==> inputs of try-sierra <==
==> flow/design.v <==
module axi4_slave #(
    parameter int          NUM_REGS   = 4     ,
    parameter integer      ID_WIDTH   = 4     ,
    parameter integer      ADDR_WIDTH = 32    ,
    parameter integer      DATA_WIDTH = 32    ,
    parameter logic [31:0] BASE_ADDR  = 32'h0
)(
    input  logic                     ACLK,
    input  logic                     ARESETN,
    input  logic [ID_WIDTH-1:0]       S_AXI_AWID     ,
    input  logic [ADDR_WIDTH-1:0]     S_AXI_AWADDR   ,
    input  logic [7:0]                S_AXI_AWLEN    ,
    input  logic [2:0]                S_AXI_AWSIZE   ,
    input  logic [1:0]                S_AXI_AWBURST  ,
    input  logic                      S_AXI_AWVALID  ,
    output logic                      S_AXI_AWREADY  ,
    input  logic [DATA_WIDTH-1:0]     S_AXI_WDATA    ,
    input  logic [(DATA_WIDTH/8)-1:0] S_AXI_WSTRB    ,
    input  logic                      S_AXI_WLAST    ,
    input  logic                      S_AXI_WVALID   ,
    output logic                      S_AXI_WREADY   ,
    output logic [ID_WIDTH-1:0]       S_AXI_BID      ,
    output logic [1:0]                S_AXI_BRESP    ,
    output logic                      S_AXI_BVALID   ,
    input  logic                      S_AXI_BREADY   ,
    input  logic [ID_WIDTH-1:0  ]     S_AXI_ARID     ,
    input  logic [ADDR_WIDTH-1:0]     S_AXI_ARADDR   ,
    input  logic [7:0]                S_AXI_ARLEN    ,
    input  logic [2:0]                S_AXI_ARSIZE   ,
    input  logic [1:0]                S_AXI_ARBURST  ,
    input  logic                      S_AXI_ARVALID  ,
    output logic                      S_AXI_ARREADY  ,
    output logic [ID_WIDTH-1:0  ]     S_AXI_RID      ,
    output logic [DATA_WIDTH-1:0]     S_AXI_RDATA    ,
    output logic [1:0]                S_AXI_RRESP    ,
    output logic                      S_AXI_RLAST    ,
    output logic                      S_AXI_RVALID   ,
    input  logic                      S_AXI_RREADY   ,
    output logic                      write_en        ,
    output logic                      read_en
);
localparam ADDR_LSB     = $clog2(DATA_WIDTH / 8);
localparam ADDR_INDEX_W = $clog2(NUM_REGS);
logic [DATA_WIDTH-1:0] regfile [NUM_REGS-1:0];  
logic [ADDR_INDEX_W-1:0] write_ptr;
typedef enum logic [1:0] {
    WR_IDLE,     
    WR_WAIT,     
    WR_DATA,     
    WR_RESP      
} wr_state_t;
wr_state_t wr_state, wr_next;
logic awc_hs, wc_hs; 
logic [ADDR_WIDTH-1:0]      addr_latch     ;
logic [ID_WIDTH-1:0]        awid_latch     ;
logic [7:0]  awlen_latch    ;
logic [2:0]  awsize_latch   ;
logic [1:0]  awburst_latch  ;
logic [DATA_WIDTH-1:0]      wdata_latch    ; 
logic [(DATA_WIDTH/8)-1:0]  wstrb_latch    ;
logic                       wlast_latch    ;
logic [ADDR_WIDTH-1:0]      awaddr_latch   ;
logic [11:0] wr_transfer_size, wr_wrap_start, wr_transfer_size_latch, wr_wrap_start_latch, wr_wrap_end, wr_wrap_end_latch;
assign wr_transfer_size = (awlen_latch + 1)*(2**awsize_latch);
assign wr_wrap_start    = (S_AXI_AWADDR/ wr_transfer_size) * wr_transfer_size;
assign wr_wrap_end      = wr_wrap_start + wr_transfer_size;
logic [7:0] wr_beat_count;  
logic awaddr_err, wstrb_err, wr_burst_err;
always_comb begin
    wr_next = wr_state;  
    case(wr_state)
        WR_IDLE : if (S_AXI_AWVALID || S_AXI_WVALID)                          wr_next = WR_WAIT;
        WR_WAIT : if (awc_hs && wc_hs)                                        wr_next = WR_DATA;
        WR_DATA : if (S_AXI_WLAST || wstrb_err || awaddr_err || wr_burst_err) wr_next = WR_RESP;
        WR_RESP : if (S_AXI_BREADY)                                           wr_next = WR_IDLE;
    endcase
end
always_ff @(posedge ACLK or negedge ARESETN) begin
    if (!ARESETN)
        wr_state <= WR_IDLE;
    else
        wr_state <= wr_next;
end
always_ff @(posedge ACLK or negedge ARESETN) begin
    if (!ARESETN) begin
        S_AXI_AWREADY          <=  0    ;
        awc_hs                 <= '0    ;
        awid_latch             <= '0    ;
        awlen_latch            <= '0    ;
        awsize_latch           <= '0    ;
        awburst_latch          <= '0    ;
        awaddr_err             <= '0    ;
        wr_burst_err           <= '0    ;
        S_AXI_WREADY           <=  0    ;
        wr_beat_count          <=  0    ;
        write_ptr              <= '0    ;  
        wc_hs                  <= '0    ;
        wr_transfer_size_latch <= '0    ;
        wr_wrap_start_latch    <= '0    ;
        wr_wrap_end_latch      <= '0    ;
        wstrb_err              <= '0    ;
        S_AXI_BID              <= '0    ;
        S_AXI_BVALID           <= '0    ;
        S_AXI_BRESP            <= 2'b00 ;
        for (int r = 0; r < NUM_REGS; r++)
            regfile[r]         <= '0    ;
    end
    else begin
        case(wr_state)
            WR_IDLE: begin
                S_AXI_AWREADY          <= '0;
                S_AXI_WREADY           <= '0;
                awc_hs                 <= '0;
                awid_latch             <= '0;
                awlen_latch            <= '0;
                awsize_latch           <= '0;
                awburst_latch          <= '0;
                write_ptr              <= '0;
                wr_transfer_size_latch <= '0;
                wr_wrap_start_latch    <= '0;
                wr_wrap_end_latch      <= '0;
                S_AXI_BID              <= '0;
                S_AXI_BRESP            <= '0;
                S_AXI_BVALID           <= '0;
                awaddr_err             <= '0;
                wr_burst_err           <= '0;
                wstrb_err              <= '0;
            end
            WR_WAIT: begin
                if(S_AXI_AWVALID) begin
                    S_AXI_AWREADY          <= 1'b1              ;
                    awc_hs                 <= 1'b1              ;
                    awid_latch             <= S_AXI_AWID        ;
                    awlen_latch            <= S_AXI_AWLEN       ;
                    awsize_latch           <= S_AXI_AWSIZE      ;
                    awburst_latch          <= S_AXI_AWBURST     ;
                    awaddr_latch           <= S_AXI_AWADDR      ;
                    write_ptr              <= S_AXI_AWADDR[4:2] ;
                    wr_transfer_size_latch <= wr_transfer_size  ;
                    wr_wrap_start_latch    <= wr_wrap_start     ;
                    wr_wrap_end_latch      <= wr_wrap_end       ;
                end
                S_AXI_WREADY <= 1'b1;
                if(S_AXI_WVALID) begin
                    wc_hs        <= 1'b1;
                end
            end
            WR_DATA: begin
                S_AXI_AWREADY <= 1'b0;  
                if(!(wstrb_err || awaddr_err || wr_burst_err) && wr_beat_count < awlen_latch + 1) begin
                    for (int i = 0; i < DATA_WIDTH/8; i++) begin
                        if (S_AXI_WSTRB[i])
                            regfile[write_ptr][8*i +: 8] <= S_AXI_WDATA[8*i +: 8];
                    end
                    wr_beat_count <= wr_beat_count + 1;
                    case(awburst_latch)  
                        2'b00: write_ptr <= write_ptr;       
                        2'b01: begin
                            if(write_ptr >= awlen_latch) begin
                                awaddr_err <= 1'b1;
                            end
                            else begin
                                write_ptr <= write_ptr + 1;   
                            end
                        end
                        2'b10: begin                         
                            if (write_ptr + 1 == wr_wrap_end_latch) begin
                                write_ptr <= wr_wrap_start_latch;
                            end
                            else begin
                                write_ptr <= write_ptr + 1;
                            end
                        end
                        2'b11:  wr_burst_err <= 1'b1;   
                    endcase
                end
                if(S_AXI_WSTRB == '0) begin
                    wstrb_err <= 1'b1;
                end
                if (wr_beat_count == 0) begin
                    if(!(awaddr_latch[1:0] == 2'b00)) begin
                        awaddr_err <= 1'b1;
                    end
                end
                if(wr_beat_count > 0) begin
                    if (write_ptr < awaddr_latch[ADDR_LSB +: ADDR_INDEX_W] || write_ptr > awaddr_latch[ADDR_LSB +: ADDR_INDEX_W] + (1 << ADDR_INDEX_W) - 1) begin
                        awaddr_err <=1'b1;
                    end
                end
            end
            WR_RESP: begin
                wr_beat_count <= '0;
                S_AXI_WREADY  <= 1'b0;
                S_AXI_BVALID  <= 1'b1;
                S_AXI_BID     <= awid_latch;
                S_AXI_BRESP  <= (awaddr_err)                ? 2'b11 :   
                                (wstrb_err || wr_burst_err) ? 2'b10 :   
                                                              2'b00 ;   
                if (S_AXI_BREADY && S_AXI_BVALID) begin
                    awc_hs        <= 1'b0;
                    wc_hs         <= 1'b0;
                    S_AXI_BVALID  <= 1'b0;
                    write_ptr     <= '0;
                end
            end
        endcase
    end
end
typedef enum logic [1:0] {
    RD_IDLE,     
    RD_WAIT,     
    RD_DATA      
} rd_state_t;
rd_state_t rd_state, rd_next;
logic ar_hs;
logic [7:0] rd_beat_count;
logic ar_err, r_burst_err;
always_comb begin
    rd_next = rd_state;
    case(rd_state)
        RD_IDLE: if (S_AXI_ARVALID)                               rd_next = RD_WAIT;
        RD_WAIT: if (ar_hs )                                      rd_next = RD_DATA;
        RD_DATA: if (rd_beat_count == 0 || ar_err || r_burst_err) rd_next = RD_IDLE;
    endcase
end
always_ff @(posedge ACLK or negedge ARESETN) begin
    if(!ARESETN) begin
        rd_state <= RD_IDLE;
    end
    else begin
        rd_state <= rd_next;
    end
end
logic [ADDR_INDEX_W-1:0] read_ptr;
logic [ADDR_WIDTH-1:0]  arid_latch    ;
logic [7:0]             arlen_latch   ;
logic [2:0]             arsize_latch  ;
logic [ADDR_WIDTH-1:0]  araddr_latch  ;
logic [1:0]             arburst_latch ;
logic                   rd_complete   ;
logic [11:0] rd_transfer_size, rd_wrap_start, rd_transfer_size_latch, rd_wrap_start_latch, rd_wrap_end, rd_wrap_end_latch;
assign rd_transfer_size = (arlen_latch + 1)*(2**arsize_latch);
assign rd_wrap_start    = (S_AXI_ARADDR/ rd_transfer_size) * rd_transfer_size;
assign rd_wrap_end      = rd_wrap_start + rd_transfer_size;
always_ff @(posedge ACLK or negedge ARESETN) begin
    if(!ARESETN) begin
        S_AXI_ARREADY <=  0   ;
        S_AXI_RID     <= '0   ;
        S_AXI_RDATA   <= '0   ;
        S_AXI_RRESP   <= 2'b00;
        S_AXI_RLAST   <=  0   ;
        S_AXI_RVALID  <=  0   ;
        read_ptr      <= '0   ;
        ar_hs         <=  0   ;
    end
    else begin
        case(rd_state)
            RD_IDLE: begin
                S_AXI_ARREADY          <=  0;
                S_AXI_RLAST            <=  0;
                S_AXI_RVALID           <=  0;
                ar_hs                  <=  0;
                arid_latch             <= '0;
                arlen_latch            <= '0;
                arsize_latch           <= '0;
                araddr_latch           <= '0;
                r_burst_err            <= '0;
                ar_err                 <= '0;
                arburst_latch          <= '0;
                read_ptr               <= '0;
                rd_beat_count          <= '0;
                rd_transfer_size_latch <= '0;
                rd_wrap_start_latch    <= '0;
                rd_wrap_end_latch      <= '0;
            end
            RD_WAIT: begin
                S_AXI_ARREADY          <= 1'b1              ;
                ar_hs                  <= 1'b1              ;
                arid_latch             <= S_AXI_ARID        ;
                arlen_latch            <= S_AXI_ARLEN       ;
                araddr_latch           <= S_AXI_ARADDR      ;
                arsize_latch           <= S_AXI_ARSIZE      ;
                arburst_latch          <= S_AXI_ARBURST     ;
                read_ptr               <= S_AXI_ARADDR[4:2] ;
                rd_beat_count          <= arlen_latch + 1   ;
                rd_transfer_size_latch <= rd_transfer_size  ;
                rd_wrap_start_latch    <= rd_wrap_start     ;   
                rd_wrap_end_latch      <= rd_wrap_end       ;
            end
            RD_DATA: begin
                S_AXI_ARREADY          <= 1'b0;
                if (rd_beat_count == arlen_latch + 1 && !(araddr_latch[1:0] == 2'b00)) begin
                    ar_err <= 1'b1;
                    if (S_AXI_RREADY) begin
                        S_AXI_RVALID <= 1'b1;
                        S_AXI_RLAST  <= 1'b1;
                        S_AXI_RID    <= arid_latch;
                        S_AXI_RRESP  <= 2'b11;
                    end
                end
                else if (rd_beat_count == arlen_latch && (read_ptr < araddr_latch[4:2] || read_ptr > araddr_latch[4:2] + 7)) begin
                    ar_err <= 1'b1;
                    if (S_AXI_RREADY) begin
                        S_AXI_RVALID <= 1'b1;
                        S_AXI_RLAST  <= 1'b1;
                        S_AXI_RID    <= arid_latch;
                        S_AXI_RRESP  <= 2'b11;
                    end
                end
                else if (arburst_latch == 2'b11) begin
                    r_burst_err <= 1'b1;
                    if (S_AXI_RREADY) begin
                        S_AXI_RVALID <= 1'b1;
                        S_AXI_RLAST  <= 1'b1;
                        S_AXI_RID    <= arid_latch;
                        S_AXI_RRESP  <= 2'b01;
                    end
                end
                else begin
                    if(rd_beat_count > 1 && S_AXI_RREADY) begin
                        S_AXI_RVALID <= 1'b1;
                        S_AXI_RDATA  <= regfile[read_ptr];
                        S_AXI_RID    <= arid_latch;
                        case(arburst_latch)
                            2'b00: read_ptr <= read_ptr;         
                            2'b01: 
                                if(read_ptr >= arlen_latch) begin
                                    ar_err <= 1'b1;
                                end
                                else begin 
                                read_ptr <= read_ptr + 1;     
                                end
                            2'b10:                               
                                if (read_ptr + 1 == rd_wrap_end_latch) begin
                                    read_ptr <= rd_wrap_start_latch;
                                end
                                else begin
                                    read_ptr <= read_ptr + 1;
                                end
                        endcase
                        rd_beat_count <= rd_beat_count - 1;
                    end
                    else if (rd_beat_count == 1 && S_AXI_RREADY) begin
                        S_AXI_RVALID <= 1'b1;
                        S_AXI_RLAST  <= 1'b1;
                        S_AXI_RDATA  <= regfile[read_ptr];
                        S_AXI_RID    <= arid_latch;
                        S_AXI_RRESP  <= (ar_err)      ? 2'b11 :   
                                        (r_burst_err) ? 2'b10 :   
                                                        2'b00 ;   
                        rd_beat_count <= 0;
                    end
                end
            end
        endcase
    end
end
assign write_en = awc_hs && wc_hs;
assign read_en  = ar_hs;
endmodule
==> flow/run.sh <==
#!/bin/bash
# the make line also repeats each setting of config.mk as NAME=value (left out here)
make -C /OpenROAD-flow-scripts/flow DESIGN_CONFIG=/design/flow/config.mk WORK_HOME=/design/flow/orfs CLKGATE_MAP_FILE= finish
==> flow/config.mk <==
export PLATFORM = sky130hd
export DESIGN_NAME = axi4_slave
export DESIGN_NICKNAME = axi4_slave
export VERILOG_FILES = /design/flow/design.v
export SDC_FILE = /design/flow/constraint.sdc
export NUM_CORES = 4
export LEC_CHECK = 0
export ABC_AREA = 1
export CAP_MARGIN = 20
export CELL_PAD_IN_SITES_DETAIL_PLACEMENT = 2
export CELL_PAD_IN_SITES_GLOBAL_PLACEMENT = 1
export CORE_MARGIN = 2
export CORE_UTILIZATION = 40
export CTS_CLUSTER_DIAMETER = 386
export MAX_ROUTING_LAYER = met4
export MIN_ROUTING_LAYER = met2
export PLACE_DENSITY = 0.43
export SETUP_SLACK_MARGIN = 5.0
export SLEW_MARGIN = 20
export TNS_END_PERCENT = 25
==> flow/constraint.sdc <==
create_clock -name core_clock -period 200.0 [get_ports {ACLK}]
set_input_delay 40.0000 -clock core_clock [delete_from_list [all_inputs] [get_ports {ACLK}]]
set_output_delay 40.0000 -clock core_clock [all_outputs]
set_load 0.01 [all_outputs]
==> try-raven: changes against try-sierra <==
==> flow/config.mk (replaced) <==
export PLATFORM = sky130hd
export DESIGN_NAME = axi4_slave
export DESIGN_NICKNAME = axi4_slave
export VERILOG_FILES = /design/flow/design.v
export SDC_FILE = /design/flow/constraint.sdc
export NUM_CORES = 4
export LEC_CHECK = 0
export CAP_MARGIN = 0
export CORE_ASPECT_RATIO = 0.5
export CORE_MARGIN = 9
export CORE_UTILIZATION = 58
export HOLD_SLACK_MARGIN = 0.29
export PLACE_DENSITY = 0.6
export SETUP_SLACK_MARGIN = -2.0
export SLEW_MARGIN = 0
==> qor summary <==
quantity	try-raven	try-sierra
Result of the run	timing/DRC/antenna clean	stopped before the end
Stage where the flow stopped	-	global routing
Number of placed cells counting well taps	9380	13200
Count of H-tree levels built during CTS	1	2
HPWL after DPL	147000 um	265000 um
Post-synth design cell area	0.0614 mm2	0.0696 mm2
Yosys-reported design area after synthesis	0.0614 mm2	0.0696 mm2
Area of the placeable core	0.104 mm2	0.173 mm2
Cell type with the highest aggregate area in the netlist	sky130_fd_sc_hd__ha_1	sky130_fd_sc_hd__nand2_1
Pre-CTS setup slack	48700 ps	55770 ps
Post-synth net total	9092	12000
Pre-placement core utilization	0.592	0.402
Cell Type Count	141	100
Total placed instance area	0.0645 mm2	0.0731 mm2
Synthesized area per cell	7.67 um2	6.37 um2
Clock buffers created by TritonCTS	25	34
Gate count after technology mapping	8007	10900
Simple share	0.245	0.358

========
==> exp/raven: inputs <==
RTL: the design.v shown in full above, as it stands there.
make LEC_CHECK=0 CAP_MARGIN=20 CORE_MARGIN=2 CORE_UTILIZATION=58 SLEW_MARGIN=20 finish   # period 137.0 ns
run.sh (not shown) runs the stock make flow with config.mk's settings and CLKGATE_MAP_FILE=.
==> exp/zinc: changes against exp/raven <==
--- a/flow/config.mk
+++ b/flow/config.mk
@@ -8,4 +8,6 @@
 export CAP_MARGIN = 20
 export CORE_MARGIN = 2
-export CORE_UTILIZATION = 58
+export CORE_UTILIZATION = 71
+export CTS_CLUSTER_SIZE = 34
+export PLACE_DENSITY = 0.66
 export SLEW_MARGIN = 20
==> flow/constraint.sdc (replaced) <==
create_clock -name core_clock -period 162.0 [get_ports {ACLK}]
set_input_delay 32.4000 -clock core_clock [delete_from_list [all_inputs] [get_ports {ACLK}]]
set_output_delay 32.4000 -clock core_clock [all_outputs]
set_load 0.01 [all_outputs]
==> impl_metrics.json <==
{
  "skew_ps": 38.4,
  "routabilityCongestion": 0.989,
  "status": "finished clean",
  "clk_pin_slew_ps": 70,
  "max_slew_margin_pct": 27.1,
  "r2r_cells": 472,
  "tightest_slew_ps": 1080,
  "post_cts_buffers": 0
}
-- figures above: exp/zinc

==> impl_metrics.json <==
{
  "status": "finished clean",
  "ant_nets": 0,
  "signal_buffers": 291,
  "skew_ps": 24.7,
  "tightest_slew_ps": 1220,
  "clk_pin_slew_ps": 60,
  "post_cts_buffers": 3,
  "max_slew_margin_pct": 18.5,
  "routabilityCongestion": 0.952,
  "r2r_cells": 493
}
-- figures above: exp/raven

